## flow/design.v

```verilog
module huffman(clk, reset, gray_valid, gray_data, CNT_valid, CNT1, CNT2, CNT3, CNT4, CNT5, CNT6,
    code_valid, HC1, HC2, HC3, HC4, HC5, HC6, M1, M2, M3, M4, M5, M6);
input clk;
input reset;
input gray_valid;
input [7:0] gray_data;
output CNT_valid;
output [7:0] CNT1, CNT2, CNT3, CNT4, CNT5, CNT6;
output code_valid;
output [7:0] HC1, HC2, HC3, HC4, HC5, HC6;
output [7:0] M1, M2, M3, M4, M5, M6;
parameter Wait = 0;
parameter GetData = 1;
parameter Bubble = 2;
parameter Calculate = 3;
parameter Reorder = 4;
parameter Done = 5;
reg [2:0] state;
reg [7:0] gray_data_ [1:6];    
reg [5:0] group_ [1:6];        
reg [7:0] huffman_code [1:6];
reg [7:0] Mi_ [1:6];
reg [6:0] data_count;
reg [2:0] x, y;                
reg [2:0] last;                
reg [2:0] z;                   
reg finishGetData, finish;
assign CNT1 = gray_data_[1];
assign CNT2 = gray_data_[2];
assign CNT3 = gray_data_[3];
assign CNT4 = gray_data_[4];
assign CNT5 = gray_data_[5];
assign CNT6 = gray_data_[6];
assign CNT_valid = finishGetData;
assign HC1 = huffman_code[1];
assign HC2 = huffman_code[2];
assign HC3 = huffman_code[3];
assign HC4 = huffman_code[4];
assign HC5 = huffman_code[5];
assign HC6 = huffman_code[6];
assign M1 = Mi_[1];
assign M2 = Mi_[2];
assign M3 = Mi_[3];
assign M4 = Mi_[4];
assign M5 = Mi_[5];
assign M6 = Mi_[6];
assign code_valid = finish;
wire [7:0] upper_w = gray_data_[last - 3'd1];
wire [7:0] lower_w = gray_data_[last];
wire [5:0] upper_g = group_[last - 3'd1];
wire [5:0] lower_g = group_[last];
integer i;
always@(posedge clk)begin
  finishGetData <= 1'b0;
  finish <= 1'b0;
  if(reset)begin
	state <= Wait;
	data_count <= 7'd0;
	x <= 3'd1;
	y <= 3'd1;
	z <= 3'd1;
	last <= 3'd6;
	for(i = 1;i < 7;i = i + 1)begin
		gray_data_[i] <= 8'd0;
		group_[i] <= 6'd1 << (i - 1);
		Mi_[i] <= 8'd0;
		huffman_code[i] <= 8'd0;
	end
  end
  else begin
	case(state)
		Wait, GetData:begin
			if(gray_valid)begin
				state <= GetData;
				for(i = 1;i < 7;i = i + 1)
					if(gray_data == i)
						gray_data_[i] <= gray_data_[i] + 8'd1;
				data_count <= data_count + 7'd1;
				if(data_count == 7'd99)begin
					finishGetData <= 1'b1;
					state <= Bubble;
				end
			end
		end
		Bubble:begin
			if(gray_data_[x] < gray_data_[x + 3'd1])begin
				gray_data_[x] <= gray_data_[x + 3'd1];
				gray_data_[x + 3'd1] <= gray_data_[x];
				group_[x] <= group_[x + 3'd1];
				group_[x + 3'd1] <= group_[x];
			end
			if((x + y) < 6)
				x <= x + 3'd1;
			else begin
				x <= 3'd1;
				if(y == 3'd5)
					state <= Calculate;
				else
					y <= y + 3'd1;
			end
		end
		Calculate:begin
			for(i = 1;i < 7;i = i + 1)begin
				if(lower_g[i - 1])begin
					huffman_code[i] <= huffman_code[i] | (Mi_[i] + 8'd1);
					Mi_[i] <= {Mi_[i][6:0], 1'b1};
				end
				if(upper_g[i - 1])
					Mi_[i] <= {Mi_[i][6:0], 1'b1};
			end
			gray_data_[last - 3'd1] <= upper_w + lower_w;
			group_[last - 3'd1] <= upper_g | lower_g;
			last <= last - 3'd1;
			z <= last - 3'd1;
			if(last == 3'd2)begin
				finish <= 1'b1;
				state <= Done;
			end
			else
				state <= Reorder;
		end
		Reorder:begin
			if(z >= 3'd2 && gray_data_[z - 3'd1] < gray_data_[z])begin
				gray_data_[z] <= gray_data_[z - 3'd1];
				gray_data_[z - 3'd1] <= gray_data_[z];
				group_[z] <= group_[z - 3'd1];
				group_[z - 3'd1] <= group_[z];
				z <= z - 3'd1;
			end
			else
				state <= Calculate;
		end
		default:
			state <= Done;
	endcase
  end
end
endmodule
```

## flow/constraint.sdc

```tcl
create_clock -name core_clock -period 3.95 [get_ports {clk}]
set_input_delay 0.7900 -clock core_clock [delete_from_list [all_inputs] [get_ports {clk}]]
set_output_delay 0.7900 -clock core_clock [all_outputs]
set_load 0.01 [all_outputs]
```

## flow/run.sh

```bash
#!/bin/bash
# the make line also repeats each setting of config.mk as NAME=value (left out here)
make -C /OpenROAD-flow-scripts/flow DESIGN_CONFIG=/design/flow/config.mk WORK_HOME=/design/flow/orfs CLKGATE_MAP_FILE= finish
```

## flow/config.mk

```make
export PLATFORM = sky130hd
export DESIGN_NAME = huffman
export DESIGN_NICKNAME = huffman
export VERILOG_FILES = /design/flow/design.v
export SDC_FILE = /design/flow/constraint.sdc
export NUM_CORES = 4
export LEC_CHECK = 0
export CAP_MARGIN = 35
export CELL_PAD_IN_SITES_DETAIL_PLACEMENT = 0
export CELL_PAD_IN_SITES_GLOBAL_PLACEMENT = 0
export CORE_MARGIN = 2
export CORE_UTILIZATION = 71
export CTS_CLUSTER_DIAMETER = 114
export CTS_CLUSTER_SIZE = 45
export GPL_TIMING_DRIVEN = 1
export PLACE_DENSITY = 0.61
export SETUP_SLACK_MARGIN = 1.1
export SLEW_MARGIN = 20
```

==> results of run 1 <==
==> results.sh, run 1 <==
# source this file to load flow results
export IMPL_status="did not finish"
export IMPL_place_congestion=1.06
export IMPL_ys_seq_share_pct=37.0
export IMPL_yosys_area_top_type_share_pct=21.0
export IMPL_synth_area_per_cell_um2=10.2
export IMPL_xor_area_share_pct=5.03
export IMPL_core_area_um2=22000
export IMPL_place_area_um2=20500
export IMPL_port_buffers=156
export IMPL_synthesis_nets=1620
export IMPL_synth_seq_cells=240
export IMPL_yosysChipArea_um2=16000
export IMPL_fp_util_pct=73.0
export IMPL_synth_simple_area_share_pct=14.1
export IMPL_ys_sh_aoi_pct=15.5
export IMPL_edf_count=112
export IMPL_tool_error="[ERROR DPL-0038] Utilization greater than 100%, impossible to legalize"
export IMPL_placed_cells=2243
export IMPL_ioPinCount=157
export IMPL_failing_step="4_1_cts"
export IMPL_die_area_um2=23800
export IMPL_adder_share_pct=3.69
export IMPL_ys_sh_mux_pct=21.1
export IMPL_yosys_cells=1563
export IMPL_flop_cell="dfxtp_1"
export IMPL_dp_hpwl_mm=47.0
export IMPL_std_cell_rows=54
export IMPL_die_h_um=154
export IMPL_netlist_instances=1563
export IMPL_dieWidth_um=154
export IMPL_common_cells="nor2_1, dfxtp_1, nand2_1"
export IMPL_top_area_cell="edfxtp_1"
export IMPL_top_cells_by_area="edfxtp_1, dfxtp_1, mux4_2, mux2i_1, nor2_1"
export IMPL_synth_cell_type_count=79
export IMPL_synthTopLogicFamily="multiplexers"
export IMPL_pre_cts_ws_ps=-1700
export IMPL_synthesis_area_um2=16000
export IMPL_synth_async_reset_ratio_pct=0
export IMPL_ys_warn_count=3
export IMPL_most_common_cell="nor2_1"
==> run 2, diff against run 1 <==
Settings changed: CAP_MARGIN 35 to 20, CELL_PAD_IN_SITES_DETAIL_PLACEMENT 0 to unset, CELL_PAD_IN_SITES_GLOBAL_PLACEMENT 0 to unset, CORE_UTILIZATION 71 to 65, CTS_CLUSTER_DIAMETER 114 to 49, CTS_CLUSTER_SIZE 45 to unset, GPL_TIMING_DRIVEN 1 to unset, PLACE_DENSITY 0.61 to unset, SETUP_SLACK_MARGIN 1.1 to 0.11.
Clock period 3.95 ns to 3.48 ns, I/O delays scaled along.
==> run 2 against run 1 <==
Against the previous run: the flow stops in 5_1_grt; die area rose by 9.0%; synthesized cell count did not move; synthesized area did not move.
==> results.sh, run 2 <==
# source this file to load flow results
export IMPL_ioPinCount=157
export IMPL_common_cells="nor2_1, dfxtp_1, nand2_1"
export IMPL_die_h_um=161
export IMPL_netlist_instances=1563
export IMPL_synthTopLogicFamily="multiplexers"
export IMPL_yosys_cells=1563
export IMPL_edf_count=112
export IMPL_status="did not finish"
export IMPL_cts_sinks=240
export IMPL_synth_async_reset_ratio_pct=0
export IMPL_synthesis_area_um2=16000
export IMPL_dp_hpwl_mm=43.4
export IMPL_xor_area_share_pct=5.03
export IMPL_fp_util_pct=66.1
export IMPL_holdBufCountCts=0
export IMPL_globalRouteOverflowTotal=173
export IMPL_yosysChipArea_um2=16000
export IMPL_synth_area_per_cell_um2=10.2
export IMPL_ys_warn_count=3
export IMPL_ys_sh_aoi_pct=15.5
export IMPL_ys_seq_share_pct=37.0
export IMPL_numCtsBuffers=28
export IMPL_yosys_area_top_type_share_pct=21.0
export IMPL_place_congestion=1.00
export IMPL_adder_share_pct=3.69
export IMPL_synth_cell_type_count=79
export IMPL_synthesis_nets=1620
export IMPL_top_cells_by_area="edfxtp_1, dfxtp_1, mux4_2, mux2i_1, nor2_1"
export IMPL_top_area_cell="edfxtp_1"
export IMPL_synth_seq_cells=240
export IMPL_ys_sh_mux_pct=21.1
export IMPL_std_cell_rows=57
export IMPL_dieWidth_um=161
export IMPL_grt_total_usage_pct=80.8
export IMPL_die_area_um2=25900
export IMPL_clk_path_buf_depth=3
export IMPL_most_common_cell="nor2_1"
export IMPL_synth_simple_area_share_pct=14.1
export IMPL_failing_step="5_1_grt"
export IMPL_cts_root_buf="clkbuf_16"
export IMPL_core_area_um2=24200
export IMPL_port_buffers=156
export IMPL_h_tree_depth=1
export IMPL_flop_cell="dfxtp_1"
export IMPL_tool_error="[ERROR GRT-0232] Routing congestion too high. Check the congestion heatmap in the GUI."
[run 2: layer usage]
layer	GRT overflow	GRT usage, %
met5	0	31.3
met4	82	82.7
met3	14	67.5
met2	73	96.6
met1	4	79.5
[run 2: through the flow]
step	instance area, um^2	std cells	setup slack, ps	hold WS, ps
4_1_cts	22900	2400	-1310	441
3_3_place_gp	20600	2298	-1840	447
3_5_place_dp	20600	2298	-1880	455
2_1_floorplan	16200	1563	-1890	444
[run 2: what timing repair did]
action | 4_1_cts
resized | 186
gates cloned | 3
setup buffers | 49
pin swaps | 43
endpoints found under the setup margin | 232
endpoints found under the hold margin | 0
==> run 3, diff against run 2 <==
Settings changed: CORE_UTILIZATION 65 to 72, CTS_CLUSTER_DIAMETER 49 to 41, CTS_CLUSTER_SIZE set to 51, MAX_ROUTING_LAYER set to met4, PLACE_DENSITY set to 0.65, SETUP_SLACK_MARGIN 0.11 to 0.82.
Clock period 3.48 ns to 2.99 ns, I/O delays scaled along.
==> run 3 against run 2 <==
Against the previous run: the run fails in 4_1_cts; die area fell by 9.5%; synthesized area unchanged; synthesized cell count unchanged.
==> results.sh, run 3 <==
# source this file to load flow results
export IMPL_yosysChipArea_um2=16000
export IMPL_ys_warn_count=3
export IMPL_ys_seq_share_pct=37.0
export IMPL_failing_step="4_1_cts"
export IMPL_place_area_um2=20400
export IMPL_ys_sh_aoi_pct=15.5
export IMPL_yosys_area_top_type_share_pct=21.0
export IMPL_tool_error="[ERROR DPL-0038] Utilization greater than 100%, impossible to legalize"
export IMPL_die_area_um2=23500
export IMPL_ioPinCount=157
export IMPL_fp_util_pct=73.4
export IMPL_dieWidth_um=153
export IMPL_core_area_um2=21800
export IMPL_netlist_instances=1563
export IMPL_place_congestion=1.09
export IMPL_synthTopLogicFamily="multiplexers"
export IMPL_synth_area_per_cell_um2=10.2
export IMPL_std_cell_rows=54
export IMPL_die_h_um=153
export IMPL_ys_sh_mux_pct=21.1
export IMPL_flop_cell="dfxtp_1"
export IMPL_synth_cell_type_count=79
export IMPL_status="did not finish"
export IMPL_synth_seq_cells=240
export IMPL_dp_hpwl_mm=49.6
export IMPL_port_buffers=156
export IMPL_common_cells="nor2_1, dfxtp_1, nand2_1"
export IMPL_xor_area_share_pct=5.03
export IMPL_synth_simple_area_share_pct=14.1
export IMPL_synth_async_reset_ratio_pct=0
export IMPL_top_cells_by_area="edfxtp_1, dfxtp_1, mux4_2, mux2i_1, nor2_1"
export IMPL_synthesis_nets=1620
export IMPL_edf_count=112
export IMPL_most_common_cell="nor2_1"
export IMPL_top_area_cell="edfxtp_1"
export IMPL_synthesis_area_um2=16000
export IMPL_adder_share_pct=3.69
export IMPL_yosys_cells=1563
## run 3: metrics by stage
stage	power (mW)	setup slack [ps]	TNS, ps	cells
detailed placement	4.17	-2360	-481450	2249
global placement	4.12	-2070	-408220	2249
floorplan	3.85	-2290	-429700	1563
==> run 4, diff against run 3 <==
Settings changed: CORE_UTILIZATION 72 to 61, CTS_CLUSTER_DIAMETER 41 to 49, CTS_CLUSTER_SIZE 51 to unset, MAX_ROUTING_LAYER met4 to unset, PLACE_DENSITY 0.65 to unset, SETUP_SLACK_MARGIN 0.82 to 1.03.
Clock period 2.99 ns to 3.5 ns, I/O delays scaled along.
==> run 4 against run 3 <==
Against the previous run: the flow stops in 5_1_grt; die area rose by 18%; synthesized cell count did not move; synthesized area did not move.
==> results.sh, run 4 <==
# source this file to load flow results
export IMPL_synth_seq_cells=240
export IMPL_top_area_cell="edfxtp_1"
export IMPL_status="did not finish"
export IMPL_flop_cell="dfxtp_1"
export IMPL_clk_path_buf_depth=3
export IMPL_yosys_area_top_type_share_pct=21.0
export IMPL_dp_hpwl_mm=42.9
export IMPL_ys_warn_count=3
export IMPL_common_cells="nor2_1, dfxtp_1, nand2_1"
export IMPL_place_congestion=1.02
export IMPL_numCtsBuffers=30
export IMPL_die_area_um2=27600
export IMPL_edf_count=112
export IMPL_synth_cell_type_count=79
export IMPL_die_h_um=166
export IMPL_cts_sinks=240
export IMPL_std_cell_rows=59
export IMPL_failing_step="5_1_grt"
export IMPL_most_common_cell="nor2_1"
export IMPL_synthTopLogicFamily="multiplexers"
export IMPL_fp_util_pct=61.8
export IMPL_h_tree_depth=1
export IMPL_xor_area_share_pct=5.03
export IMPL_top_cells_by_area="edfxtp_1, dfxtp_1, mux4_2, mux2i_1, nor2_1"
export IMPL_synthesis_nets=1620
export IMPL_yosysChipArea_um2=16000
export IMPL_dieWidth_um=166
export IMPL_synthesis_area_um2=16000
export IMPL_netlist_instances=1563
export IMPL_port_buffers=156
export IMPL_adder_share_pct=3.69
export IMPL_ys_sh_mux_pct=21.1
export IMPL_synth_area_per_cell_um2=10.2
export IMPL_tool_error="[ERROR DPL-0038] Utilization greater than 100%, impossible to legalize"
export IMPL_cts_root_buf="clkbuf_16"
export IMPL_ys_seq_share_pct=37.0
export IMPL_synth_simple_area_share_pct=14.1
export IMPL_ys_sh_aoi_pct=15.5
export IMPL_synth_async_reset_ratio_pct=0
export IMPL_yosys_cells=1563
export IMPL_holdBufCountCts=0
export IMPL_ioPinCount=157
export IMPL_core_area_um2=25900
export IMPL_placed_cells=2319
## run 4: what timing repair did
| action | in CTS |
|---|---|
| pin swaps | 81 |
| buffers inserted | 82 |
| endpoints found under the setup margin | 274 |
| resized | 278 |
| gates cloned | 6 |
## run 4: through the flow
step           instance area (um^2)  hold slack (ps)  total power, mW  setup slack, ps  setup TNS, ps
2_1_floorplan                 16400              444             3.29            -1880        -327850
3_3_place_gp                  20800              447             3.55            -1680        -316000
3_5_place_dp                  20800              454             3.56            -1750        -330400
4_1_cts                       23800              469             6.72            -1240        -218270
==> run 5, diff against run 4 <==
Settings changed: CAP_MARGIN 20 to 35, CELL_PAD_IN_SITES_DETAIL_PLACEMENT set to 0, CELL_PAD_IN_SITES_GLOBAL_PLACEMENT set to 3, CORE_ASPECT_RATIO set to 1.69, CORE_UTILIZATION 61 to 57, CTS_CLUSTER_DIAMETER 49 to 148, CTS_CLUSTER_SIZE set to 61, GPL_TIMING_DRIVEN set to 0, HOLD_SLACK_MARGIN set to 0.14, MAX_ROUTING_LAYER set to met4, MIN_ROUTING_LAYER set to met2, SETUP_SLACK_MARGIN 1.03 to -0.1, TNS_END_PERCENT set to 15.
Clock period 3.5 ns to 5.71 ns, I/O delays scaled along.
==> run 5 against run 4 <==
Against the previous run: the run fails in 3_1_place_gp_skip_io; synthesized area is the same; synthesized cell count unchanged; die area is 7.0% higher.
==> results.sh, run 5 <==
# source this file to load flow results
export IMPL_die_area_um2=29500
export IMPL_top_area_cell="edfxtp_1"
export IMPL_edf_count=112
export IMPL_synth_cell_type_count=79
export IMPL_yosys_area_top_type_share_pct=21.0
export IMPL_netlist_instances=1563
export IMPL_xor_area_share_pct=5.03
export IMPL_top_cells_by_area="edfxtp_1, dfxtp_1, mux4_2, mux2i_1, nor2_1"
export IMPL_tool_error="[ERROR GPL-0301] Utilization 113.523 % exceeds 100%."
export IMPL_synthesis_nets=1620
export IMPL_synth_simple_area_share_pct=14.1
export IMPL_yosys_cells=1563
export IMPL_synthTopLogicFamily="multiplexers"
export IMPL_ys_warn_count=3
export IMPL_common_cells="nor2_1, dfxtp_1, nand2_1"
export IMPL_adder_share_pct=3.69
export IMPL_fp_util_pct=58.1
export IMPL_core_area_um2=27600
export IMPL_synth_async_reset_ratio_pct=0
export IMPL_ys_seq_share_pct=37.0
export IMPL_synth_seq_cells=240
export IMPL_std_cell_rows=79
export IMPL_ys_sh_mux_pct=21.1
export IMPL_flop_cell="dfxtp_1"
export IMPL_failing_step="3_1_place_gp_skip_io"
export IMPL_most_common_cell="nor2_1"
export IMPL_synth_area_per_cell_um2=10.2
export IMPL_ys_sh_aoi_pct=15.5
export IMPL_yosysChipArea_um2=16000
export IMPL_dieWidth_um=133
export IMPL_synthesis_area_um2=16000
export IMPL_die_h_um=222
export IMPL_status="did not finish"
==> run 6, diff against run 5 <==
Settings changed: ABC_AREA set to 0, CAP_MARGIN 35 to 25, CELL_PAD_IN_SITES_DETAIL_PLACEMENT 0 to unset, CELL_PAD_IN_SITES_GLOBAL_PLACEMENT 3 to 1, CORE_ASPECT_RATIO 1.69 to 1.19, CORE_MARGIN 2 to 9, CORE_UTILIZATION 57 to 40, CTS_CLUSTER_DIAMETER 148 to 210, CTS_CLUSTER_SIZE 61 to unset, GPL_ROUTABILITY_DRIVEN set to 1, GPL_TIMING_DRIVEN 0 to unset, HOLD_SLACK_MARGIN 0.14 to -0.04, MIN_ROUTING_LAYER met2 to unset, SETUP_SLACK_MARGIN -0.1 to -0.57, SLEW_MARGIN 20 to 30, TNS_END_PERCENT 15 to 55.
Clock period 5.71 ns to 6.2 ns, I/O delays scaled along.
==> run 6 against run 5 <==
Against the previous run: the run now finishes clean; synthesized cell count stayed put; die area rose by 61%; synthesized area unchanged.
==> results.sh, run 6 <==
# flow metrics
export IMPL_finalPower_mw=3.60
export IMPL_combPwrFrac_pct=5.7
export IMPL_synth_async_reset_ratio_pct=0
export IMPL_busiest_layer="met2"
export IMPL_synth_simple_area_share_pct=14.1
export IMPL_post_cts_repair_setup_buffers=0
export IMPL_top_area_cell="edfxtp_1"
export IMPL_place_congestion=0.950
export IMPL_clock_power_share_pct=46.4
export IMPL_drc_errors=0
export IMPL_power_sequential_mw=1.73
export IMPL_endpoint="gray_data_[5][1]$_DFFE_PP_"
export IMPL_finalHoldViolations=0
export IMPL_clock_latency_ps=570
export IMPL_worst_slack_ps=577
export IMPL_netlist_instances=1563
export IMPL_tightest_slew_ps=1020
export IMPL_ioPinCount=157
export IMPL_cts_sinks=240
export IMPL_die_area_um2=47600
export IMPL_use_met1_pct=27.1
export IMPL_core_area_um2=39300
export IMPL_cp_slowest_cell="or4_1"
export IMPL_leakagePower_nw=7.49
export IMPL_seqPwrFrac_pct=47.9
export IMPL_antenna_cells_inserted=0
export IMPL_rr_startpoint="z[1]$_SDFFE_PP0N_"
export IMPL_synth_area_per_cell_um2=10.2
export IMPL_numCtsBuffers=29
export IMPL_xor_area_share_pct=5.03
export IMPL_fp_util_pct=40.7
export IMPL_use_met3_pct=2.69
export IMPL_vdd_drop_max_uv=188
export IMPL_post_drt_wl_per_cell_um=25.3
export IMPL_comb_power_uw=205
export IMPL_ys_sh_mux_pct=21.1
export IMPL_flop_cell="dfxtp_1"
export IMPL_hold_end="huffman_code[2][5]$_SDFFE_PP0P_"
export IMPL_hold_path_startpoint="huffman_code[2][5]$_SDFFE_PP0P_"
export IMPL_most_common_cell="nor2_1"
export IMPL_syn2layout_area_growth_pct=22.0
export IMPL_vias_per_cell=5.96
export IMPL_synth_cell_type_count=79
export IMPL_switching_share_pct=23.8
export IMPL_worst_setup_path_end_kind="flip-flop"
export IMPL_crit_cells=14
export IMPL_tns_ps=0
export IMPL_holdBufCountCts=0
export IMPL_fin_util_pct=49.7
export IMPL_max_slew_margin_rel_pct=31.7
export IMPL_maxCapViolations=0
export IMPL_status="timing/DRC/antenna clean"
export IMPL_reg2reg_slack_ps=580
export IMPL_min_path_cells=2
export IMPL_adder_share_pct=3.69
export IMPL_period_used_pct=90.7
export IMPL_switchingPower_uw=857
export IMPL_common_cells="nor2_1, dfxtp_1, nand2_1"
export IMPL_drt_initial_drc_count=996
export IMPL_p_per_area_nw_per_um2=184
export IMPL_synthesis_nets=1620
export IMPL_edf_count=112
export IMPL_tool_warnings=37
export IMPL_cp_num_buf_inv=4
export IMPL_maxPowerGroup="registers"
export IMPL_p_clk_mw=1.67
export IMPL_ys_warn_count=3
export IMPL_crit_family="AND-OR/OR-AND gates"
export IMPL_grt_pass1_wl_mm=87.7
export IMPL_h_tree_depth=1
export IMPL_post_cts_resize_count=0
export IMPL_drv_slew=0
export IMPL_die_h_um=236
export IMPL_min_period_ps=5620
export IMPL_rsz0062_at_grt="false"
export IMPL_n_fill_cell=3759
export IMPL_dp_hpwl_mm=45.0
export IMPL_fin_nets=1800
export IMPL_p_int_mw=2.75
export IMPL_yosysChipArea_um2=16000
export IMPL_ys_sh_aoi_pct=15.5
export IMPL_place_area_um2=18600
export IMPL_synthTopLogicFamily="multiplexers"
export IMPL_arrival_ps=5940
export IMPL_wl_mm=57.9
export IMPL_cts_tree="built"
export IMPL_first_pass_iters=5
export IMPL_crit_chain="inv_1 > ha_1 > buf_4 > mux4_2 > mux2_2 > ha_1 > a211oi_1 > o211ai_1 > or4_1 > a21o_2 > buf_12 > o21ai_1 > inv_1 > a221o_1"
export IMPL_pre_cts_ws_ps=54.9
export IMPL_yosys_cells=1563
export IMPL_critPathMaxFanout=21
export IMPL_path_class="flip-flop to flip-flop"
export IMPL_antenna_found_initial=0
export IMPL_grt_max_degree=88
export IMPL_setup_viol=0
export IMPL_gr_usage_met2_pct=42.9
export IMPL_ys_seq_share_pct=37.0
export IMPL_dieWidth_um=201
export IMPL_postLayoutCellArea_um2=19600
export IMPL_hold_path_class="flip-flop to flip-flop"
export IMPL_synthesis_area_um2=16000
export IMPL_path_clk_slew_ps=60
export IMPL_route_antenna_remaining_nets=0
export IMPL_synth_seq_cells=240
export IMPL_yosys_area_top_type_share_pct=21.0
export IMPL_top_cells_by_area="edfxtp_1, dfxtp_1, mux4_2, mux2i_1, nor2_1"
export IMPL_rr_worst_depth=14
export IMPL_reg2reg_to="gray_data_[5][1]$_DFFE_PP_"
export IMPL_grt_total_usage_pct=24.4
export IMPL_num_vias=13652
export IMPL_crit_required_ps=6510
export IMPL_crit_start="z[1]$_SDFFE_PP0N_"
export IMPL_slowest_delay_ps=800
export IMPL_globalRouteOverflowTotal=0
export IMPL_cts_root_buf="clkbuf_16"
export IMPL_port_buffers=156
export IMPL_fmax_ghz=0.178
export IMPL_clk_path_buf_depth=3
export IMPL_std_cell_rows=79
export IMPL_grt_pass1_vias=13652
export IMPL_skew_ps=13.9
export IMPL_start_kind="flip-flop"
[run 6: per-stage QoR]
step / instances / hold WS, ps
after CTS: 2290 / 469
after floorplan: 1563 / 444
after global routing: 2290 / 481
after global placement: 2238 / 447
after detailed placement: 2238 / 456
final: 2290 / 464
[run 6: metal layers]
layer  part of all wire [%]  up-vias
met4                    5.1        0
met5                      0        -
met1                     39     6690
li1                       -     6263
met2                     51      558
met3                    4.8      141
[run 6: final cells by class]
cell class                      instances  area [um^2]  area share [%]
Multi-Input combinational cell       1187         9590            49.1
Sequential cell                       240         5930            30.3
Timing Repair Buffer                  239         2280            11.7
Clock buffer                           42          805            4.11
Tap cell                              526          658            3.37
Inverter                               46          173           0.883
Clock inverter                         10          115           0.589
==> run 7, diff against run 6 <==
Settings changed: ABC_AREA 0 to unset, CAP_MARGIN 25 to 20, CELL_PAD_IN_SITES_GLOBAL_PLACEMENT 1 to unset, CORE_ASPECT_RATIO 1.19 to unset, CORE_MARGIN 9 to 2, CORE_UTILIZATION 40 to 65, CTS_CLUSTER_DIAMETER 210 to 30, GPL_ROUTABILITY_DRIVEN 1 to unset, HOLD_SLACK_MARGIN -0.04 to -0.09, MAX_ROUTING_LAYER met4 to unset, SETUP_SLACK_MARGIN -0.57 to 0.69, SLEW_MARGIN 30 to 20, TNS_END_PERCENT 55 to 65.
Clock period 6.2 ns to 3.93 ns, I/O delays scaled along.
==> run 7 against run 6 <==
Against the previous run: the flow now stops in 4_1_cts; die area down 46%; synthesized area unchanged; synthesized cell count unchanged.
==> results.sh, run 7 <==
# source this file to load flow results
export IMPL_failing_step="4_1_cts"
export IMPL_ys_sh_aoi_pct=15.5
export IMPL_ys_warn_count=3
export IMPL_edf_count=112
export IMPL_yosys_cells=1563
export IMPL_die_h_um=161
export IMPL_synthesis_nets=1620
export IMPL_synthTopLogicFamily="multiplexers"
export IMPL_dieWidth_um=161
export IMPL_most_common_cell="nor2_1"
export IMPL_yosysChipArea_um2=16000
export IMPL_std_cell_rows=57
export IMPL_tool_error="[ERROR DPL-0033] detailed placement checks failed during check placement."
export IMPL_ys_seq_share_pct=37.0
export IMPL_status="did not finish"
export IMPL_synth_area_per_cell_um2=10.2
export IMPL_core_area_um2=24200
export IMPL_ioPinCount=157
export IMPL_dp_hpwl_mm=44.2
export IMPL_synthesis_area_um2=16000
export IMPL_flop_cell="dfxtp_1"
export IMPL_ys_sh_mux_pct=21.1
export IMPL_adder_share_pct=3.69
export IMPL_top_area_cell="edfxtp_1"
export IMPL_synth_seq_cells=240
export IMPL_die_area_um2=25900
export IMPL_placed_cells=2315
export IMPL_xor_area_share_pct=5.03
export IMPL_netlist_instances=1563
export IMPL_synth_async_reset_ratio_pct=0
export IMPL_pre_cts_ws_ps=-1470
export IMPL_place_congestion=1.03
export IMPL_synth_simple_area_share_pct=14.1
export IMPL_place_area_um2=20700
export IMPL_fp_util_pct=66.1
export IMPL_common_cells="nor2_1, dfxtp_1, nand2_1"
export IMPL_port_buffers=156
export IMPL_top_cells_by_area="edfxtp_1, dfxtp_1, mux4_2, mux2i_1, nor2_1"
export IMPL_synth_cell_type_count=79
export IMPL_yosys_area_top_type_share_pct=21.0
==> run 8, diff against run 7 <==
Settings changed: CAP_MARGIN 20 to 0, CELL_PAD_IN_SITES_DETAIL_PLACEMENT set to 0, CELL_PAD_IN_SITES_GLOBAL_PLACEMENT set to 0, CORE_UTILIZATION 65 to 71, CTS_CLUSTER_DIAMETER 30 to 114, CTS_CLUSTER_SIZE set to 45, GPL_TIMING_DRIVEN set to 1, HOLD_SLACK_MARGIN -0.09 to unset, PLACE_DENSITY set to 0.61, SETUP_SLACK_MARGIN 0.69 to unset, TNS_END_PERCENT 65 to unset.
Clock period 3.93 ns to 3.55 ns, I/O delays scaled along.
==> run 8 against run 7 <==
Against the previous run: the run again fails in 4_1_cts; synthesized cell count did not move; synthesized area did not move; die area fell by 8.2%.
==> results.sh, run 8 <==
# source this file to load flow results
export IMPL_status="did not finish"
export IMPL_failing_step="4_1_cts"
export IMPL_tool_error="[ERROR DPL-0033] detailed placement checks failed during check placement."
export IMPL_yosysChipArea_um2=16000
export IMPL_synthesis_area_um2=16000
export IMPL_die_h_um=154
export IMPL_pre_cts_ws_ps=-2000
export IMPL_placed_cells=2252
export IMPL_std_cell_rows=54
export IMPL_xor_area_share_pct=5.03
export IMPL_top_cells_by_area="edfxtp_1, dfxtp_1, mux4_2, mux2i_1, nor2_1"
export IMPL_netlist_instances=1563
export IMPL_ys_sh_aoi_pct=15.5
export IMPL_port_buffers=156
export IMPL_common_cells="nor2_1, dfxtp_1, nand2_1"
export IMPL_yosys_area_top_type_share_pct=21.0
export IMPL_synth_async_reset_ratio_pct=0
export IMPL_ys_sh_mux_pct=21.1
export IMPL_top_area_cell="edfxtp_1"
export IMPL_ys_warn_count=3
export IMPL_flop_cell="dfxtp_1"
export IMPL_fp_util_pct=73.0
export IMPL_synth_seq_cells=240
export IMPL_yosys_cells=1563
export IMPL_most_common_cell="nor2_1"
export IMPL_synthesis_nets=1620
export IMPL_dp_hpwl_mm=48.4
export IMPL_core_area_um2=22000
export IMPL_edf_count=112
export IMPL_synth_cell_type_count=79
export IMPL_ys_seq_share_pct=37.0
export IMPL_synth_area_per_cell_um2=10.2
export IMPL_place_congestion=1.07
export IMPL_dieWidth_um=154
export IMPL_adder_share_pct=3.69
export IMPL_synthTopLogicFamily="multiplexers"
export IMPL_ioPinCount=157
export IMPL_synth_simple_area_share_pct=14.1
export IMPL_die_area_um2=23800
[run 8: through the flow]
step	instance area (um^2)	utilization (%)
floorplan	16200	-
global placement	20500	93.3
detailed placement	20500	93.3
==> run 9, diff against run 8 <==
Settings changed: ABC_AREA set to 1, CAP_MARGIN 0 to 20, CELL_PAD_IN_SITES_DETAIL_PLACEMENT 0 to unset, CELL_PAD_IN_SITES_GLOBAL_PLACEMENT 0 to unset, CORE_ASPECT_RATIO set to 1.53, CORE_UTILIZATION 71 to 69, CTS_CLUSTER_DIAMETER 114 to 340, CTS_CLUSTER_SIZE 45 to 95, GPL_TIMING_DRIVEN 1 to unset, PLACE_DENSITY 0.61 to 0.41.
Clock period 3.55 ns to 4.22 ns, I/O delays scaled along.
==> run 9 against run 8 <==
Against the previous run: the run fails in 5_1_grt; die area up 8.7%; synthesized cell count up 59%; synthesized area rose by 5.8%.
==> results.sh, run 9 <==
# source this file to load flow results
export IMPL_status="did not finish"
export IMPL_failing_step="5_1_grt"
export IMPL_tool_error="[ERROR GRT-0116] Global routing finished with congestion. Check the congestion regions in the DRC Viewer."
export IMPL_synthTopLogicFamily="simple AND/OR/NAND/NOR gates"
export IMPL_top_cells_by_area="edfxtp_1, dfxtp_1, nand2_1, nand3_1, o21ai_0"
export IMPL_ioPinCount=157
export IMPL_edf_count=112
export IMPL_xor_area_share_pct=2.68
export IMPL_core_area_um2=24300
export IMPL_synth_simple_area_share_pct=30.1
export IMPL_numCtsBuffers=6
export IMPL_dp_hpwl_mm=51.1
export IMPL_most_common_cell="nand2_1"
export IMPL_top_area_cell="edfxtp_1"
export IMPL_holdBufCountCts=0
export IMPL_port_buffers=156
export IMPL_yosys_cells=2478
export IMPL_placed_cells=3044
export IMPL_std_cell_rows=71
export IMPL_globalRouteOverflowTotal=67
export IMPL_common_cells="nand2_1, nand3_1, o21ai_0"
export IMPL_ys_sh_aoi_pct=20.0
export IMPL_synthesis_nets=2535
export IMPL_place_congestion=1.13
export IMPL_die_h_um=198
export IMPL_place_area_um2=20300
export IMPL_cts_sinks=240
export IMPL_synth_async_reset_ratio_pct=0
export IMPL_flop_cell="dfxtp_1"
export IMPL_h_tree_depth=1
export IMPL_dieWidth_um=131
export IMPL_synthesis_area_um2=16900
export IMPL_grt_total_usage_pct=62.8
export IMPL_ys_seq_share_pct=35.0
export IMPL_yosys_area_top_type_share_pct=19.8
export IMPL_synth_area_per_cell_um2=6.84
export IMPL_fp_util_pct=69.6
export IMPL_netlist_instances=2478
export IMPL_synth_cell_type_count=49
export IMPL_synth_seq_cells=240
export IMPL_die_area_um2=25900
export IMPL_ys_sh_mux_pct=0
export IMPL_cts_root_buf="clkbuf_16"
export IMPL_ys_warn_count=3
export IMPL_adder_share_pct=3.48
export IMPL_yosysChipArea_um2=16900
export IMPL_clk_path_buf_depth=3
## run 9: through the flow
step	total power [mW]	setup WS [ps]
2_1_floorplan	2.72	-2.85
3_3_place_gp	2.93	-541
3_5_place_dp	2.94	-633
4_1_cts	3.89	0.607
## run 9: timing repair
item,CTS
gates resized,25
pin swaps,6
endpoints found under the hold margin,0
gates cloned,2
setup buffers,4
endpoints found under the setup margin,87
## run 9: per-layer routing
| layer | overflow | track usage (%) |
|---|---|---|
| met2 | 35 | 85.0 |
| met3 | 1 | 41.3 |
| met1 | 4 | 63.1 |
| met5 | 0 | 5.88 |
| met4 | 27 | 59.4 |
==> run 10, diff against run 9 <==
Settings changed: ABC_AREA 1 to unset, CORE_ASPECT_RATIO 1.53 to unset, CORE_UTILIZATION 69 to 71, CTS_CLUSTER_DIAMETER 340 to unset, CTS_CLUSTER_SIZE 95 to 37, HOLD_SLACK_MARGIN set to -0.1, PLACE_DENSITY 0.41 to unset, SETUP_SLACK_MARGIN set to 0.42.
Clock period 4.22 ns to 3.27 ns, I/O delays scaled along.
==> run 10 against run 9 <==
Against the previous run: the run fails in 4_1_cts; synthesized area down 5.5%; die area down 8.0%; synthesized cell count fell by 37%.
==> results.sh, run 10 <==
# source this file to load flow results
export IMPL_yosys_area_top_type_share_pct=21.0
export IMPL_ys_sh_aoi_pct=15.5
export IMPL_ys_sh_mux_pct=21.1
export IMPL_fp_util_pct=73.0
export IMPL_ys_seq_share_pct=37.0
export IMPL_die_area_um2=23800
export IMPL_place_area_um2=20600
export IMPL_tool_error="[ERROR DPL-0038] Utilization greater than 100%, impossible to legalize"
export IMPL_synthTopLogicFamily="multiplexers"
export IMPL_place_congestion=1.03
export IMPL_synth_area_per_cell_um2=10.2
export IMPL_top_area_cell="edfxtp_1"
export IMPL_common_cells="nor2_1, dfxtp_1, nand2_1"
export IMPL_yosys_cells=1563
export IMPL_port_buffers=156
export IMPL_die_h_um=154
export IMPL_failing_step="4_1_cts"
export IMPL_ys_warn_count=3
export IMPL_synth_cell_type_count=79
export IMPL_synthesis_area_um2=16000
export IMPL_adder_share_pct=3.69
export IMPL_synth_simple_area_share_pct=14.1
export IMPL_edf_count=112
export IMPL_status="did not finish"
export IMPL_dp_hpwl_mm=48.7
export IMPL_synthesis_nets=1620
export IMPL_ioPinCount=157
export IMPL_most_common_cell="nor2_1"
export IMPL_core_area_um2=22000
export IMPL_std_cell_rows=54
export IMPL_synth_seq_cells=240
export IMPL_top_cells_by_area="edfxtp_1, dfxtp_1, mux4_2, mux2i_1, nor2_1"
export IMPL_flop_cell="dfxtp_1"
export IMPL_xor_area_share_pct=5.03
export IMPL_dieWidth_um=154
export IMPL_synth_async_reset_ratio_pct=0
export IMPL_yosysChipArea_um2=16000
export IMPL_netlist_instances=1563
==> run 10: per-stage QoR <==
step                TNS [ps]  std cells  hold slack [ps]  utilization, %  worst slack (ps)
floorplan            -374670       1563              444               -             -2060
global placement     -347540       2258              447            93.6             -1950
detailed placement   -397660       2258              457            93.6             -2250
==> run 11, diff against run 10 <==
Settings changed: CORE_MARGIN 2 to 10, CORE_UTILIZATION 71 to 24, CTS_CLUSTER_SIZE 37 to unset, GPL_ROUTABILITY_DRIVEN set to 1, GPL_TIMING_DRIVEN set to 1, HOLD_SLACK_MARGIN -0.1 to unset, PLACE_DENSITY_LB_ADDON set to 0.1, SETUP_SLACK_MARGIN 0.42 to unset, SLEW_MARGIN 20 to 15.
Clock period 3.27 ns to 6.0 ns, I/O delays scaled along.
==> run 11 against run 10 <==
Against the previous run: now clean on timing, DRC and antenna; synthesized area stayed put; synthesized cell count stayed put; die area grew to 3.3 times the previous value.
==> results.sh, run 11 <==
# flow metrics
export IMPL_n_fill_cell=6736
export IMPL_yosysChipArea_um2=16000
export IMPL_crit_chain="inv_1 > ha_1 > buf_4 > mux4_2 > mux2_2 > ha_1 > a211oi_1 > o211ai_1 > or4_1 > a21o_2 > buf_4 > o21ai_1 > inv_1 > a221o_1"
export IMPL_switchingPower_uw=950
export IMPL_path_class="flip-flop to flip-flop"
export IMPL_combPwrFrac_pct=5.8
export IMPL_synth_area_per_cell_um2=10.2
export IMPL_grt_pass1_wl_mm=95.7
export IMPL_clock_power_share_pct=50.2
export IMPL_reg2reg_slack_ps=300
export IMPL_reg2reg_to="gray_data_[5][1]$_DFFE_PP_"
export IMPL_post_drt_wl_per_cell_um=24.0
export IMPL_grt_pass1_vias=13815
export IMPL_cts_root_buf="clkbuf_16"
export IMPL_min_period_ps=5700
export IMPL_route_antenna_remaining_nets=0
export IMPL_tool_warnings=36
export IMPL_rsz0062_at_grt="false"
export IMPL_ys_warn_count=3
export IMPL_arrival_ps=5990
export IMPL_common_cells="nor2_1, dfxtp_1, nand2_1"
export IMPL_synth_cell_type_count=79
export IMPL_slowest_delay_ps=770
export IMPL_first_pass_iters=6
export IMPL_yosys_cells=1563
export IMPL_cp_slowest_cell="or4_1"
export IMPL_status="timing/DRC/antenna clean"
export IMPL_rr_worst_depth=14
export IMPL_die_area_um2=77500
export IMPL_grt_total_usage_pct=16.2
export IMPL_finalHoldViolations=0
export IMPL_path_clk_slew_ps=60
export IMPL_tightest_slew_ps=1110
export IMPL_top_area_cell="edfxtp_1"
export IMPL_synthesis_area_um2=16000
export IMPL_synthesis_nets=1620
export IMPL_clk_path_buf_depth=3
export IMPL_die_h_um=278
export IMPL_hold_end="huffman_code[6][5]$_SDFFE_PP0P_"
export IMPL_numCtsBuffers=34
export IMPL_hold_path_startpoint="huffman_code[6][5]$_SDFFE_PP0P_"
export IMPL_vdd_drop_max_uv=176
export IMPL_std_cell_rows=94
export IMPL_wl_mm=64.6
export IMPL_place_congestion=0.881
export IMPL_crit_family="AND-OR/OR-AND gates"
export IMPL_crit_required_ps=6280
export IMPL_hold_path_class="flip-flop to flip-flop"
export IMPL_fmax_ghz=0.175
export IMPL_leakagePower_nw=7.90
export IMPL_dp_hpwl_mm=49.5
export IMPL_setup_viol=0
export IMPL_p_int_mw=3.12
export IMPL_min_path_cells=2
export IMPL_drc_errors=0
export IMPL_pre_cts_ws_ps=-311
export IMPL_post_cts_repair_setup_buffers=0
export IMPL_clock_latency_ps=530
export IMPL_crit_start="z[1]$_SDFFE_PP0N_"
export IMPL_worst_setup_path_end_kind="flip-flop"
export IMPL_synth_async_reset_ratio_pct=0
export IMPL_endpoint="gray_data_[5][1]$_DFFE_PP_"
export IMPL_p_clk_mw=2.04
export IMPL_critPathMaxFanout=18
export IMPL_globalRouteOverflowTotal=0
export IMPL_synthTopLogicFamily="multiplexers"
export IMPL_comb_power_uw=237
export IMPL_adder_share_pct=3.69
export IMPL_fp_util_pct=24.3
export IMPL_most_common_cell="nor2_1"
export IMPL_syn2layout_area_growth_pct=29.2
export IMPL_antenna_cells_inserted=0
export IMPL_port_buffers=156
export IMPL_ys_seq_share_pct=37.0
export IMPL_drv_slew=0
export IMPL_synth_simple_area_share_pct=14.1
export IMPL_maxCapViolations=0
export IMPL_ys_sh_aoi_pct=15.5
export IMPL_num_vias=13981
export IMPL_seqPwrFrac_pct=43.9
export IMPL_cts_sinks=240
export IMPL_ys_sh_mux_pct=21.1
export IMPL_max_slew_margin_rel_pct=25.6
export IMPL_antenna_found_initial=2
export IMPL_core_area_um2=66000
export IMPL_grt_max_degree=67
export IMPL_cts_tree="built"
export IMPL_ioPinCount=157
export IMPL_period_used_pct=95.1
export IMPL_xor_area_share_pct=5.03
export IMPL_maxPowerGroup="the clock network"
export IMPL_start_kind="flip-flop"
export IMPL_edf_count=112
export IMPL_netlist_instances=1563
export IMPL_drt_initial_drc_count=1288
export IMPL_fin_nets=1862
export IMPL_yosys_area_top_type_share_pct=21.0
export IMPL_flop_cell="dfxtp_1"
export IMPL_vias_per_cell=5.19
export IMPL_synth_seq_cells=240
export IMPL_cp_num_buf_inv=4
export IMPL_p_per_area_nw_per_um2=196
export IMPL_worst_slack_ps=296
export IMPL_skew_ps=34.8
export IMPL_crit_cells=14
export IMPL_fin_util_pct=31.4
export IMPL_rr_startpoint="z[1]$_SDFFE_PP0N_"
export IMPL_power_sequential_mw=1.79
export IMPL_dieWidth_um=278
export IMPL_switching_share_pct=23.4
export IMPL_h_tree_depth=2
export IMPL_top_cells_by_area="edfxtp_1, dfxtp_1, mux4_2, mux2i_1, nor2_1"
==> run 11: final cells by class <==
cell class / instances / area [um^2] / area share (%)
clock buffers: 51 / 996 / 4.81
clock inverters: 10 / 135 / 0.653
inverters: 46 / 173 / 0.834
multi-input cells: 1187 / 9610 / 46.4
flip-flops and latches: 240 / 5930 / 28.6
well taps: 864 / 1080 / 5.22
repair buffers: 296 / 2790 / 13.5
==> run 11: stage by stage <==
step | std cells | total power, mW | hold WS, ps | TNS [ps] | instance area [um^2]
after global placement | 2632 | 2.05 | 449 | -5660 | 19600
after floorplan | 1563 | 1.91 | 444 | 0 | 16100
final | 2694 | 4.07 | 468 | 0 | 20700
after detailed placement | 2632 | 2.05 | 459 | -6610 | 19600
after CTS | 2693 | 4.13 | 474 | 0 | 20700
after global routing | 2694 | 4.22 | 490 | 0 | 20700
==> run 11: layer usage <==
layer  GRT usage (%)  vias to the layer above  part of all wire, %
met5               0                        -                    0
met4            3.97                        0                  1.8
met3            3.82                       72                  7.5
met2            24.3                      544                   43
met1            22.9                     6976                   47
li1                -                     6389                    -
==> run 11: repair_timing <==
item,4_1_cts,5_1_grt
gates resized,0,3
setup endpoints to repair,0,17
hold buffers,0,0
==> run 12, diff against run 11 <==
Settings changed: CORE_MARGIN 10 to 2, CORE_UTILIZATION 24 to 65, CTS_CLUSTER_DIAMETER set to 29, CTS_CLUSTER_SIZE set to 72, GPL_ROUTABILITY_DRIVEN 1 to unset, GPL_TIMING_DRIVEN 1 to unset, PLACE_DENSITY_LB_ADDON 0.1 to unset, SETUP_SLACK_MARGIN set to -0.43, SLEW_MARGIN 15 to 20.
Clock period 6.0 ns to 4.43 ns, I/O delays scaled along.
==> run 12 against run 11 <==
Against the previous run: now fails the layout checks on setup timing; fmax up 5.2%; critical endpoint is now gray_data_[3][0]$_DFFE_PP_; largest cell class unchanged; sequential share of layout area down 2.4 points; synthesized area unchanged.
==> results.sh, run 12 <==
# flow metrics
export IMPL_status="finished with violations"
export IMPL_so_faults="setup timing"
export IMPL_max_slew_margin_rel_pct=9.67
export IMPL_grt_pass1_vias=17454
export IMPL_path_clk_slew_ps=60
export IMPL_tool_warnings=43
export IMPL_post_drt_wl_per_cell_um=32.6
export IMPL_synth_cell_type_count=79
export IMPL_synth_seq_cells=240
export IMPL_p_int_mw=5.17
export IMPL_grt_max_degree=111
export IMPL_route_antenna_remaining_nets=0
export IMPL_common_cells="nor2_1, dfxtp_1, nand2_1"
export IMPL_clock_power_share_pct=58.5
export IMPL_maxUsedRoutingLayer="met5"
export IMPL_dp_hpwl_mm=41.3
export IMPL_h_tree_depth=2
export IMPL_drc_errors=0
export IMPL_drv_slew=0
export IMPL_fp_util_pct=66.1
export IMPL_first_pass_iters=23
export IMPL_rsz0062_at_grt="true"
export IMPL_cts_root_buf="clkbuf_16"
export IMPL_cpMostUsedCell="buf_4"
export IMPL_p_clk_mw=4.00
export IMPL_maxCapViolations=0
export IMPL_hold_end="huffman_code[2][7]$_SDFFE_PP0P_"
export IMPL_fin_nets=2049
export IMPL_crit_start="z[0]$_SDFFE_PP1N_"
export IMPL_die_area_um2=25900
export IMPL_die_h_um=161
export IMPL_reg2reg_slack_ps=-990
export IMPL_ys_sh_aoi_pct=15.5
export IMPL_skew_ps=18.7
export IMPL_finalHoldViolations=0
export IMPL_vdd_drop_max_uv=439
export IMPL_switchingPower_mw=1.66
export IMPL_cp_slowest_cell="a2111oi_2"
export IMPL_comb_power_uw=428
export IMPL_hold_path_class="flip-flop to flip-flop"
export IMPL_synthesis_nets=1620
export IMPL_worst_slack_ps=-991
export IMPL_synth_async_reset_ratio_pct=0
export IMPL_min_path_cells=2
export IMPL_adder_share_pct=3.69
export IMPL_crit_chain="buf_4 > mux4_2 > mux2_2 > ha_1 > a211oi_2 > o211ai_1 > or4_4 > buf_4 > a2111oi_2 > buf_4 > a31oi_2 > buf_4 > nor2_2 > buf_4 > nand2_1 > o221ai_1"
export IMPL_flop_cell="dfxtp_1"
export IMPL_clk_path_buf_depth=3
export IMPL_cp_num_buf_inv=5
export IMPL_place_congestion=1.03
export IMPL_crit_required_ps=4780
export IMPL_ys_seq_share_pct=37.0
export IMPL_path_class="flip-flop to flip-flop"
export IMPL_synthesis_area_um2=16000
export IMPL_wl_met3_mm=13.4
export IMPL_leakagePower_nw=9.23
export IMPL_top_area_cell="edfxtp_1"
export IMPL_wl_mm=77.0
export IMPL_worst_setup_path_end_kind="flip-flop"
export IMPL_endpoint="gray_data_[3][0]$_DFFE_PP_"
export IMPL_top_cells_by_area="edfxtp_1, dfxtp_1, mux4_2, mux2i_1, nor2_1"
export IMPL_ys_sh_mux_pct=21.1
export IMPL_grt_total_usage_pct=51.8
export IMPL_vias_per_cell=7.88
export IMPL_crit_cells=16
export IMPL_min_period_ps=5420
export IMPL_start_kind="flip-flop"
export IMPL_critPathMaxFanout=10
export IMPL_instances_no_fill=2361
export IMPL_crit_family="AND-OR/OR-AND gates"
export IMPL_switching_share_pct=24.3
export IMPL_edf_count=112
export IMPL_xor_area_share_pct=5.03
export IMPL_synth_area_per_cell_um2=10.2
export IMPL_std_cell_rows=57
export IMPL_cts_tree="built"
export IMPL_setup_viol=230
export IMPL_tightest_slew_ps=1350
export IMPL_antenna_found_initial=7
export IMPL_ys_warn_count=3
export IMPL_yosysChipArea_um2=16000
export IMPL_slowest_delay_ps=810
export IMPL_core_area_um2=24200
export IMPL_reg2reg_to="gray_data_[3][0]$_DFFE_PP_"
export IMPL_yosys_cells=1563
export IMPL_period_used_pct=122
export IMPL_most_common_cell="nor2_1"
export IMPL_dieWidth_um=161
export IMPL_syn2layout_area_growth_pct=41.0
export IMPL_maxPowerGroup="the clock network"
export IMPL_ioPinCount=157
export IMPL_arrival_ps=5770
export IMPL_drt_initial_drc_count=4715
export IMPL_synthTopLogicFamily="multiplexers"
export IMPL_synth_simple_area_share_pct=14.1
export IMPL_hold_path_startpoint="huffman_code[2][7]$_SDFFE_PP0P_"
export IMPL_placed_cells=2241
export IMPL_port_buffers=156
export IMPL_rr_startpoint="z[0]$_SDFFE_PP1N_"
export IMPL_numCtsBuffers=50
export IMPL_p_per_area_nw_per_um2=302
export IMPL_clock_latency_ps=570
export IMPL_cts_sinks=240
export IMPL_fin_util_pct=93.2
export IMPL_num_vias=18615
export IMPL_power_sequential_mw=2.41
export IMPL_yosys_area_top_type_share_pct=21.0
export IMPL_globalRouteOverflowTotal=0
export IMPL_wirelength_met1_mm=22.9
export IMPL_seqPwrFrac_pct=35.2
export IMPL_netlist_instances=1563
export IMPL_fmax_ghz=0.184
export IMPL_combPwrFrac_pct=6.3
export IMPL_grt_pass1_wl_mm=102
export IMPL_wl_met2_mm=31.5
export IMPL_rr_worst_depth=16
-- run 12: layout make-up --
| class | instances | area (um^2) |
|---|---|---|
| Antenna cell | 6 | 15.0 |
| Clock buffer | 61 | 1350 |
| Clock inverter | 30 | 397 |
| Fill cell | 803 | 1660 |
| Inverter | 46 | 174 |
| Multi-Input combinational cell | 1187 | 10000 |
| Sequential cell | 240 | 5930 |
| Tap cell | 324 | 405 |
| Timing Repair Buffer | 467 | 4290 |
-- run 12: repair_timing --
action                     4_1_cts  5_1_grt
hold buffers                     0        0
hold endpoints to repair         0        0
gates resized                   33       51
cloned                           3        3
setup endpoints to repair      136      200
buffers inserted                12        9
pin swaps                        9       12
-- run 12: metrics by stage --
step	setup slack, ps	power [mW]	instance area, um^2	hold WS (ps)	setup TNS, ps
floorplan	-1130	2.60	16200	444	-159590
global placement	-1220	2.77	20100	446	-163150
detailed placement	-1300	2.78	20100	458	-178700
CTS	-481	6.67	22100	468	-57080
global route	-1070	6.89	22600	503	-145860
finish	-991	6.83	22600	468	-138140
-- run 12: routing by layer --
layer  vias to the layer above  GRT usage, %
li1                       6787             -
met1                      8415          61.7
met2                      2441          79.5
met3                       964          18.2
met4                         8          34.7
met5                         -         0.947
==> run 13, diff against run 12 <==
Settings changed: CORE_UTILIZATION 65 to 27, CTS_CLUSTER_DIAMETER 29 to unset, CTS_CLUSTER_SIZE 72 to unset, SETUP_SLACK_MARGIN -0.43 to unset.
Clock period 4.43 ns to 9.44 ns, I/O delays scaled along.
==> run 13 against run 12 <==
Against the previous run: the run now finishes clean; clock power is 72% lower; setup slack improved by 2600 ps; sequential share of layout area rose by 4.3 points; register-to-register slack better by 3100 ps; critical endpoint is now group_[7][4]$_DFFE_PP_.
==> results.sh, run 13 <==
# flow metrics
export IMPL_top_cells_by_area="edfxtp_1, dfxtp_1, mux4_2, mux2i_1, nor2_1"
export IMPL_grt_max_degree=90
export IMPL_clk_path_buf_depth=3
export IMPL_crit_cells=18
export IMPL_yosys_cells=1563
export IMPL_tns_ps=0
export IMPL_crit_required_ps=9770
export IMPL_max_slew_margin_rel_pct=25.1
export IMPL_ioPinCount=157
export IMPL_clock_power_share_pct=47.1
export IMPL_fp_util_pct=27.2
export IMPL_post_drt_wl_per_cell_um=23.2
export IMPL_tool_warnings=36
export IMPL_seqPwrFrac_pct=47.5
export IMPL_p_per_area_nw_per_um2=123
export IMPL_post_cts_repair_setup_buffers=0
export IMPL_rsz0062_at_grt="false"
export IMPL_cts_sinks=240
export IMPL_synth_cell_type_count=79
export IMPL_die_area_um2=61300
export IMPL_dieWidth_um=248
export IMPL_synthTopLogicFamily="multiplexers"
export IMPL_drt_initial_drc_count=1458
export IMPL_clock_latency_ps=600
export IMPL_n_fill_cell=5959
export IMPL_cts_tree="built"
export IMPL_port_buffers=156
export IMPL_path_clk_slew_ps=60
export IMPL_fmax_ghz=0.128
export IMPL_yosys_area_top_type_share_pct=21.0
export IMPL_antenna_cells_inserted=0
export IMPL_route_antenna_remaining_nets=0
export IMPL_numCtsBuffers=29
export IMPL_finalPower_mw=2.39
export IMPL_core_area_um2=58800
export IMPL_ys_warn_count=3
export IMPL_arrival_ps=8160
export IMPL_reg2reg_to="gray_data_[1][0]$_DFFE_PP_"
export IMPL_slowest_delay_ps=790
export IMPL_p_int_mw=1.81
export IMPL_ys_sh_mux_pct=21.1
export IMPL_synth_async_reset_ratio_pct=0
export IMPL_ys_sh_aoi_pct=15.5
export IMPL_post_cts_resize_count=0
export IMPL_holdBufCountCts=0
export IMPL_syn2layout_area_growth_pct=21.0
export IMPL_flop_cell="dfxtp_1"
export IMPL_worst_setup_path_end_kind="flip-flop"
export IMPL_globalRouteOverflowTotal=0
export IMPL_fin_nets=1744
export IMPL_cp_slowest_cell="nor2b_2"
export IMPL_comb_power_uw=129
export IMPL_drv_slew=0
export IMPL_crit_start="reset"
export IMPL_h_tree_depth=1
export IMPL_num_vias=13959
export IMPL_vdd_drop_max_uv=119
export IMPL_dp_hpwl_mm=40.7
export IMPL_p_clk_mw=1.12
export IMPL_min_path_cells=2
export IMPL_min_period_ps=7830
export IMPL_hold_end="huffman_code[6][7]$_SDFFE_PP0P_"
export IMPL_finalHoldViolations=0
export IMPL_start_kind="input port"
export IMPL_first_pass_iters=6
export IMPL_crit_chain="buf_4 > nor2b_2 > mux2_2 > and2_1 > a211oi_1 > a31oi_1 > a21oi_1 > inv_1 > ha_1 > or2_2 > a221oi_1 > o41a_1 > or2_2 > mux2i_2 > buf_4 > mux4_2 > mux2_2 > mux2_1"
export IMPL_hold_path_class="flip-flop to flip-flop"
export IMPL_grt_total_usage_pct=18.1
export IMPL_top_area_cell="edfxtp_1"
export IMPL_critPathMaxFanout=46
export IMPL_cp_num_buf_inv=3
export IMPL_status="timing/DRC/antenna clean"
export IMPL_wl_mm=57.5
export IMPL_whs_ps=467
export IMPL_path_class="input port to flip-flop"
export IMPL_rr_worst_depth=14
export IMPL_synthesis_area_um2=16000
export IMPL_synthesis_nets=1620
export IMPL_antenna_found_initial=0
export IMPL_grt_pass1_vias=13599
export IMPL_vias_per_cell=5.63
export IMPL_endpoint="group_[7][4]$_DFFE_PP_"
export IMPL_std_cell_rows=89
export IMPL_cts_root_buf="clkbuf_16"
export IMPL_xor_area_share_pct=5.03
export IMPL_synth_seq_cells=240
export IMPL_yosysChipArea_um2=16000
export IMPL_synth_simple_area_share_pct=14.1
export IMPL_common_cells="nor2_1, dfxtp_1, nand2_1"
export IMPL_maxCapViolations=0
export IMPL_reg2reg_slack_ps=2150
export IMPL_setup_viol=0
export IMPL_place_congestion=0.972
export IMPL_power_sequential_mw=1.13
export IMPL_switching_share_pct=24.3
export IMPL_ys_seq_share_pct=37.0
export IMPL_leakagePower_nw=7.21
export IMPL_most_common_cell="nor2_1"
export IMPL_rr_startpoint="z[0]$_SDFFE_PP1N_"
export IMPL_switchingPower_uw=580
export IMPL_period_used_pct=83.0
export IMPL_grt_pass1_wl_mm=85.0
export IMPL_edf_count=112
export IMPL_skew_ps=26.8
export IMPL_hold_path_startpoint="huffman_code[6][7]$_SDFFE_PP0P_"
export IMPL_tightest_slew_ps=1120
export IMPL_netlist_instances=1563
export IMPL_crit_family="multiplexers"
export IMPL_die_h_um=248
export IMPL_maxPowerGroup="registers"
export IMPL_combPwrFrac_pct=5.4
export IMPL_drc_errors=0
export IMPL_adder_share_pct=3.69
export IMPL_synth_area_per_cell_um2=10.2
==> run 13: area by class of cell <==
type	instances	area (um^2)	share of cell area, %
clock inverter	11	120	0.620
multi-input combinational	1187	9620	49.6
inverter	46	173	0.891
sequential	240	5930	30.6
timing repair buffer	183	1760	9.09
tap	773	967	4.99
clock buffer	41	812	4.19
==> run 13: layer usage <==
layer / vias up / GRT usage, % / wire length (um)
met2: 777 / 29.9 / 26700
met4: 0 / 9.49 / 3240
met3: 201 / 3.68 / 5140
met5: - / 0 / 0
met1: 6838 / 22.4 / 22400
li1: 6143 / - / -
==> run 13: metrics by stage <==
step                      setup slack [ps]  utilization (%)  cells  instance area [um^2]
after floorplan                       1800                -   1563                 16000
final                                 1610             33.0   2481                 19400
after CTS                             1760             32.9   2481                 19400
after global placement                1280             31.3   2429                 18400
after global routing                  1340             33.0   2481                 19400
after detailed placement              1140             31.4   2429                 18400
==> run 14, diff against run 13 <==
Settings changed: CORE_UTILIZATION 27 to 65, CTS_CLUSTER_DIAMETER set to 30, SETUP_SLACK_MARGIN set to 0.69.
Clock period 9.44 ns to 5.76 ns, I/O delays scaled along.
==> run 14 against run 13 <==
Against the previous run: cell count down 14%; sequential power up 65%; power up 96%; first-iteration DRC count up 37%; cell area up 5.6%.
==> results.sh, run 14 <==
# flow metrics
export IMPL_status="timing/DRC/antenna clean"
export IMPL_post_drt_wl_per_cell_um=25.2
export IMPL_std_cell_rows=57
export IMPL_globalRouteOverflowTotal=0
export IMPL_synthesis_nets=1620
export IMPL_syn2layout_area_growth_pct=27.8
export IMPL_slowest_delay_ps=500
export IMPL_worst_slack_ps=465
export IMPL_xor_area_share_pct=5.03
export IMPL_synth_cell_type_count=79
export IMPL_ys_sh_aoi_pct=15.5
export IMPL_grt_max_degree=92
export IMPL_switching_share_pct=23.4
export IMPL_adder_share_pct=3.69
export IMPL_maxCapViolations=0
export IMPL_hold_path_startpoint="huffman_code[4][0]$_SDFFE_PP0P_"
export IMPL_vdd_drop_max_uv=309
export IMPL_top_cells_by_area="edfxtp_1, dfxtp_1, mux4_2, mux2i_1, nor2_1"
export IMPL_synthTopLogicFamily="multiplexers"
export IMPL_ys_warn_count=3
export IMPL_yosys_area_top_type_share_pct=21.0
export IMPL_netlist_instances=1563
export IMPL_flop_area_um2=5930
export IMPL_grt_total_usage_pct=40.3
export IMPL_die_area_um2=25900
export IMPL_reg2reg_to="group_[7][1]$_DFFE_PP_"
export IMPL_numCtsBuffers=45
export IMPL_wl_mm=54.0
export IMPL_core_area_um2=24200
export IMPL_drt_initial_drc_count=1994
export IMPL_yosys_cells=1563
export IMPL_tns_ps=0
export IMPL_cts_tree="built"
export IMPL_drv_slew=0
export IMPL_synth_seq_cells=240
export IMPL_postLayoutCellArea_um2=20500
export IMPL_cp_num_buf_inv=4
export IMPL_worst_setup_path_end_kind="flip-flop"
export IMPL_switchingPower_mw=1.09
export IMPL_place_area_um2=18400
export IMPL_placed_cells=2033
export IMPL_synth_area_per_cell_um2=10.2
export IMPL_crit_required_ps=6050
export IMPL_die_h_um=161
export IMPL_pre_cts_ws_ps=-75.6
export IMPL_setup_viol=0
export IMPL_h_tree_depth=2
export IMPL_antenna_found_initial=0
export IMPL_hold_path_class="flip-flop to flip-flop"
export IMPL_most_common_cell="nor2_1"
export IMPL_grt_pass1_vias=14559
export IMPL_combPwrFrac_pct=5.0
export IMPL_crit_cells=19
export IMPL_path_class="input port to flip-flop"
export IMPL_fin_nets=1838
export IMPL_rr_startpoint="last[1]$_SDFFE_PP1P_"
export IMPL_fin_util_pct=84.4
export IMPL_fp_util_pct=66.1
export IMPL_hold_end="huffman_code[4][0]$_SDFFE_PP0P_"
export IMPL_ys_sh_mux_pct=21.1
export IMPL_start_kind="input port"
export IMPL_rr_worst_depth=20
export IMPL_crit_family="multiplexers"
export IMPL_leakagePower_nw=8.01
export IMPL_instances_no_fill=2140
export IMPL_top_area_cell="edfxtp_1"
export IMPL_crit_chain="buf_8 > nor2b_4 > mux2_4 > buf_12 > and2_1 > a211oi_1 > a31oi_1 > a21oi_2 > inv_2 > ha_4 > nor2b_2 > o311a_1 > o41a_1 > or2_4 > mux2i_4 > clkbuf_16 > mux4_2 > mux2_4 > mux2_4"
export IMPL_synthesis_area_um2=16000
export IMPL_port_buffers=156
export IMPL_clock_latency_ps=540
export IMPL_clock_power_share_pct=55.1
export IMPL_synth_async_reset_ratio_pct=0
export IMPL_cts_root_buf="clkbuf_16"
export IMPL_drc_errors=0
export IMPL_tool_warnings=41
export IMPL_min_path_cells=2
export IMPL_maxPowerGroup="the clock network"
export IMPL_vias_per_cell=7.00
export IMPL_dp_hpwl_mm=37.7
export IMPL_p_clk_mw=2.57
export IMPL_clk_path_buf_depth=3
export IMPL_comb_power_uw=235
export IMPL_flop_cell="dfxtp_1"
export IMPL_edf_count=112
export IMPL_period_used_pct=91.9
export IMPL_crit_start="reset"
export IMPL_p_per_area_nw_per_um2=228
export IMPL_yosysChipArea_um2=16000
export IMPL_finalHoldViolations=0
export IMPL_max_slew_margin_rel_pct=34.7
export IMPL_place_congestion=1.05
export IMPL_synth_simple_area_share_pct=14.1
export IMPL_endpoint="group_[7][1]$_DFFE_PP_"
export IMPL_logic_area_um2=9960
export IMPL_num_vias=14975
export IMPL_common_cells="nor2_1, dfxtp_1, nand2_1"
export IMPL_ioPinCount=157
export IMPL_cpMostUsedCell="mux2_4"
export IMPL_rsz0062_at_grt="true"
export IMPL_ys_seq_share_pct=37.0
export IMPL_p_int_mw=3.58
export IMPL_critPathMaxFanout=30
export IMPL_first_pass_iters=6
export IMPL_antenna_cells_inserted=0
export IMPL_reg2reg_slack_ps=720
export IMPL_route_antenna_remaining_nets=0
export IMPL_skew_ps=16.8
export IMPL_path_clk_slew_ps=50
export IMPL_fmax_ghz=0.189
export IMPL_arrival_ps=5580
export IMPL_tightest_slew_ps=953
export IMPL_power_sequential_mw=1.86
export IMPL_min_period_ps=5300
export IMPL_n_fill_cell=1327
export IMPL_dieWidth_um=161
export IMPL_grt_pass1_wl_mm=81.8
export IMPL_cp_slowest_cell="mux4_2"
export IMPL_cts_sinks=240
export IMPL_seqPwrFrac_pct=39.9
-- run 14: area by class of cell --
type                       count  share of cell area [%]
clock buffer                  52                    5.78
clock inverter                30                    1.50
inverter                      46                   0.844
multi-input combinational   1187                    48.7
sequential                   240                    29.0
tap                          324                    1.98
timing repair buffer         261                    12.2
-- run 14: layer usage --
metal	up-vias	track usage [%]	share of wire (%)
met5	-	0	0
met1	7237	52.5	36
met4	0	16.2	3.9
li1	6350	-	-
met3	218	10.2	13
met2	1170	65.0	47
-- run 14: per-stage QoR --
| stage | total power [mW] | hold slack (ps) |
|---|---|---|
| 2_1_floorplan | 2.00 | 444 |
| 3_3_place_gp | 2.09 | 448 |
| 3_5_place_dp | 2.10 | 457 |
| 4_1_cts | 4.65 | 469 |
| 5_1_grt | 4.77 | 487 |
| 6_report | 4.67 | 461 |
-- run 14: what timing repair did --
action | 4_1_cts | 5_1_grt
endpoints found under the setup margin | 133 | 126
gates resized | 36 | 44
hold buffers | 0 | 0
setup buffers | 20 | 2
pin swaps | 18 | 17
gates cloned | 3 | 0
Power is estimated from default activity; no workload was simulated.
